==> flow/design.v <==
module booth_sel(
  input [2:0] src,
  output [3:0] sel
);
wire y_add,y,y_sub;
wire sel_negative,sel_double_negative,sel_positive,sel_double_positive;
assign {y_add,y,y_sub} = src;
assign sel_negative =  y_add & (y & ~y_sub | ~y & y_sub);
assign sel_positive = ~y_add & (y & ~y_sub | ~y & y_sub);
assign sel_double_negative =  y_add & ~y & ~y_sub;
assign sel_double_positive = ~y_add &  y &  y_sub;
assign sel={sel_negative,sel_positive,sel_double_negative,sel_double_positive};
endmodule
module booth_result_sel(
  input [3:0] sel,
  input [1:0] src,
  output      p 
);
wire x,x_sub;
wire sel_negative,sel_double_negative,sel_positive,sel_double_positive;
assign {sel_negative,sel_positive,sel_double_negative,sel_double_positive}=sel;
assign {x,x_sub} =src;
assign p = ~(~(sel_negative & ~x) & ~(sel_double_negative & ~x_sub) 
           & ~(sel_positive & x ) & ~(sel_double_positive &  x_sub));
endmodule
module booth_partial
#(
    parameter WIDTH = 34
)
(
  input [2*WIDTH-1:0]  x_src,
  input [2:0] y_src,
  output [2*WIDTH-1:0]   p_result,
  output                cout 
);
wire y_add,y,y_sub;
assign {y_add,y,y_sub} = y_src;
wire [3:0] sel;
wire sel_negative,sel_double_negative,sel_positive,sel_double_positive;
assign {sel_negative,sel_positive,sel_double_negative,sel_double_positive}=sel;
assign cout=sel_negative || sel_double_negative;
booth_sel booth_sel(
    .src    (y_src),
    .sel    (sel)
);
booth_result_sel partial0(.sel (sel), .src ({x_src[0],1'b0}), .p (p_result[0]));
genvar x;
generate for ( x =1;x<WIDTH*2;x=x+1) begin : gen_partial
    booth_result_sel partial(.sel (sel), .src (x_src[x:x-1]), .p (p_result[x]));
end endgenerate
endmodule
module switch_17x68bits(
   input [1155:0] part_group,
      output [1155:0] sw_group
);
wire [67:0] po16,po15,po14,po13,po12,po11,po10,po09,po08,po07,po06,po05,po04,po03,po02,po01,po00;
assign {po16,po15,po14,po13,po12,po11,po10,po09,po08,po07,po06,po05,po04,po03,po02,po01,po00} = part_group;
genvar x;
generate for ( x =0;x<68;x=x+1) begin : gen_switch
    assign sw_group[(x+1)*17-1:x*17] = {po16[x],po15[x],po14[x],po13[x],po12[x],po11[x],po10[x],po09[x],
                                     po08[x],po07[x],po06[x],po05[x],po04[x],po03[x],po02[x],po01[x],po00[x]};
end endgenerate
endmodule
module walloc_17bits(
    input [16:0] src_in,
    input [13:0]  cin,
    output [13:0] cout_group,
    output      cout,s
);
wire [13:0] c;
wire [4:0] first_s;
csa csa0 (.in (src_in[16:14]), .cout (c[4]), .s (first_s[4]) );
csa csa1 (.in (src_in[13:11]), .cout (c[3]), .s (first_s[3]) );
csa csa2 (.in (src_in[10:08]), .cout (c[2]), .s (first_s[2]) );
csa csa3 (.in (src_in[07:05]), .cout (c[1]), .s (first_s[1]) );
csa csa4 (.in (src_in[04:02]), .cout (c[0]), .s (first_s[0]) );
wire [3:0] secnod_s;
csa csa5 (.in ({first_s[4:2]}             ), .cout (c[8]), .s (secnod_s[3]));
csa csa6 (.in ({first_s[1:0],src_in[1]}   ), .cout (c[7]), .s (secnod_s[2]));
csa csa7 (.in ({src_in[0],cin[4:3]}       ), .cout (c[6]), .s (secnod_s[1]));
csa csa8 (.in ({cin[2:0]}                 ), .cout (c[5]), .s (secnod_s[0]));
wire [1:0] thrid_s;
csa csa9 (.in (secnod_s[3:1]          ), .cout (c[10]), .s (thrid_s[1]));
csa csaA (.in ({secnod_s[0],cin[6:5]} ), .cout (c[09]), .s (thrid_s[0]));
wire [1:0] fourth_s;
csa csaB (.in ({thrid_s[1:0],cin[10]} ),  .cout (c[12]), .s (fourth_s[1]));
csa csaC (.in ({cin[9:7]             }),  .cout (c[11]), .s (fourth_s[0]));
wire fifth_s;
csa csaD (.in ({fourth_s[1:0],cin[11]}),  .cout (c[13]), .s (fifth_s));
csa csaE (.in ({fifth_s,cin[13:12]}   ),  .cout (cout),  .s  (s));
assign cout_group = c;
endmodule
module csa(
  input [2:0] in,
  output cout,s
);
wire a,b,cin;
assign a=in[2];
assign b=in[1];
assign cin=in[0];
assign s = a ^ b ^ cin;
assign cout = a & b | b & cin | a & cin;
endmodule
module booth_walloc# (parameter COMPUTER_WIDTH=32,parameter WIDTH =COMPUTER_WIDTH+2)
(
  input               clk           ,
  input               reset         ,
  input  [COMPUTER_WIDTH:0] src1,
  input  [COMPUTER_WIDTH:0] src2,
  input         in_valid,
  output reg    in_ready,
  output reg    out_valid,
  output [COMPUTER_WIDTH*2-1:0] result
);
reg [WIDTH-1:0] multiplier;
reg [WIDTH*2-1:0] multiplicand;
reg first_doing;
wire ready_to_doing;
assign ready_to_doing = in_ready && in_valid;
always@(posedge clk ) begin
      if (reset ) begin
        in_ready <=1'b0;
      end
      else begin
        in_ready<=1'b1;
      end
      if (ready_to_doing) begin
        first_doing<=1'b1;
      end
      else begin
        first_doing <= 1'b0;
      end
      out_valid <= first_doing;
end
always @(posedge clk ) begin
  if (ready_to_doing) begin
    multiplicand <= {{WIDTH{src1[COMPUTER_WIDTH]}},src1};
    multiplier <= {src2[COMPUTER_WIDTH],src2};
  end
end
wire [1155:0] part_group;
wire [16:0]   part_cout;
booth_partial part0 (.x_src (multiplicand), .y_src({multiplier[1:0],1'b0}), 
                        .p_result (part_group[67:0]), .cout(part_cout[0]));
genvar x;
generate for ( x =1;x<17;x=x+1) begin : gen_walloc_partial
booth_partial part (
                    .x_src ({multiplicand[2*WIDTH-1-2*x:0],
                    {2*x{1'b0}}}), 
                    .y_src({multiplier[(x+1)*2-1:x*2-1]}), 
                    .p_result (part_group[(x+1)*68-1:x*68]), .cout(part_cout[x]));
end endgenerate
wire [1155:0] swo_group; 
switch_17x68bits switch (.part_group (part_group), .sw_group (swo_group));
wire [937:0] wt_cout; 
wire [66:0]  wt_c;
wire [67:0]  wt_s;
walloc_17bits walloc00 (.src_in (swo_group[16:0]), .cin({part_cout[13:0]}), 
                    .cout_group (wt_cout[13:0]),  .cout(wt_c[0]), .s (wt_s[0]));
genvar y;
generate for ( y =1;y<67;y=y+1) begin : gen_walloc
walloc_17bits walloc  (.src_in (swo_group[(y+1)*17-1:y*17]), .cin({wt_cout[y*14-1:(y-1)*14]}), 
                    .cout_group (wt_cout[(y+1)*14-1:y*14]),  .cout(wt_c[y]), .s (wt_s[y]));
end endgenerate
walloc_17bits walloc67(.src_in (swo_group[1155:1139]), .cin({wt_cout[937:924]}), 
                    .cout_group (),  .cout(), .s (wt_s[67]));
reg [67:0] wt_s_buf,wt_c_buf;
reg  part_next_highest_bit;
always@(posedge clk ) begin
  if (first_doing) begin
    wt_c_buf <= {wt_c,part_cout[14]};
    wt_s_buf <= {wt_s};
    part_next_highest_bit <= part_cout[15];
  end
end
wire [WIDTH*2-1:0] adder_a;
wire [WIDTH*2-1:0] adder_b;
wire              adder_cin;
wire [WIDTH*2-1:0] adder_result;
wire        adder_cout;
assign adder_a   = wt_c_buf;
assign adder_b   = wt_s_buf;
assign adder_cin = part_next_highest_bit;
assign {adder_cout, adder_result} = adder_a + adder_b + {{WIDTH*2-2{1'b0}},adder_cin};
assign result = adder_result[COMPUTER_WIDTH*2-1:0];
endmodule
Settings: LEC_CHECK=0, ABC_AREA=1, CAP_MARGIN=20, CELL_PAD_IN_SITES_DETAIL_PLACEMENT=2, CORE_MARGIN=5, CORE_UTILIZATION=47, GPL_ROUTABILITY_DRIVEN=0, HOLD_SLACK_MARGIN=0.06, MAX_ROUTING_LAYER=met5, PLACE_DENSITY_LB_ADDON=0.23, SLEW_MARGIN=20; clock period 7.5 ns.
run.sh (not shown) runs the stock make flow with config.mk's settings and CLKGATE_MAP_FILE=.
The first run did not get past global routing.
Rerun with:
Settings changed: ABC_AREA 1 to default, CELL_PAD_IN_SITES_DETAIL_PLACEMENT 2 to default, CORE_ASPECT_RATIO from default to 0.5, CORE_MARGIN 5 to 2, CORE_UTILIZATION 47 to 56, CTS_CLUSTER_DIAMETER from default to 228, CTS_CLUSTER_SIZE from default to 100, GPL_ROUTABILITY_DRIVEN 0 to default, HOLD_SLACK_MARGIN 0.06 to default, MAX_ROUTING_LAYER met5 to default, PLACE_DENSITY_LB_ADDON 0.23 to default, TNS_END_PERCENT from default to 10.
What happened: Now the flow finished clean; die size drops by about 18%; synthesized cell count drops by 12%; area after synthesis climbs by 0.71%.
Rerun with:
Settings changed: CELL_PAD_IN_SITES_DETAIL_PLACEMENT from default to 2, CORE_ASPECT_RATIO 0.5 to default, CORE_MARGIN 2 to 5, CORE_UTILIZATION 56 to 40, CTS_CLUSTER_DIAMETER 228 to default, CTS_CLUSTER_SIZE 100 to default, GPL_ROUTABILITY_DRIVEN from default to 0, TNS_END_PERCENT 10 to default.
What happened: Sequential power rises by a few percent. Wire length rises by well over a third. Via count is higher by about a fifth. Worst setup slack got worse by 0.18 ns.
Rerun with:
Settings changed: CELL_PAD_IN_SITES_DETAIL_PLACEMENT 2 to default, CORE_MARGIN 5 to 2, CORE_UTILIZATION 40 to 59, GPL_ROUTABILITY_DRIVEN 0 to default, SETUP_SLACK_MARGIN from default to 1.31.
Clock period 7.5 ns to 5.07 ns, I/O delays scaled along.
What happened: This time the run finished but failed the layout checks on setup timing; clock-buffer cell count shrinks by 2; area after synthesis stays the same; final cell count decreases slightly; wire length is lower by a quarter to a third; utilization is higher by 30 points.
Power is estimated from default activity; no workload was simulated.
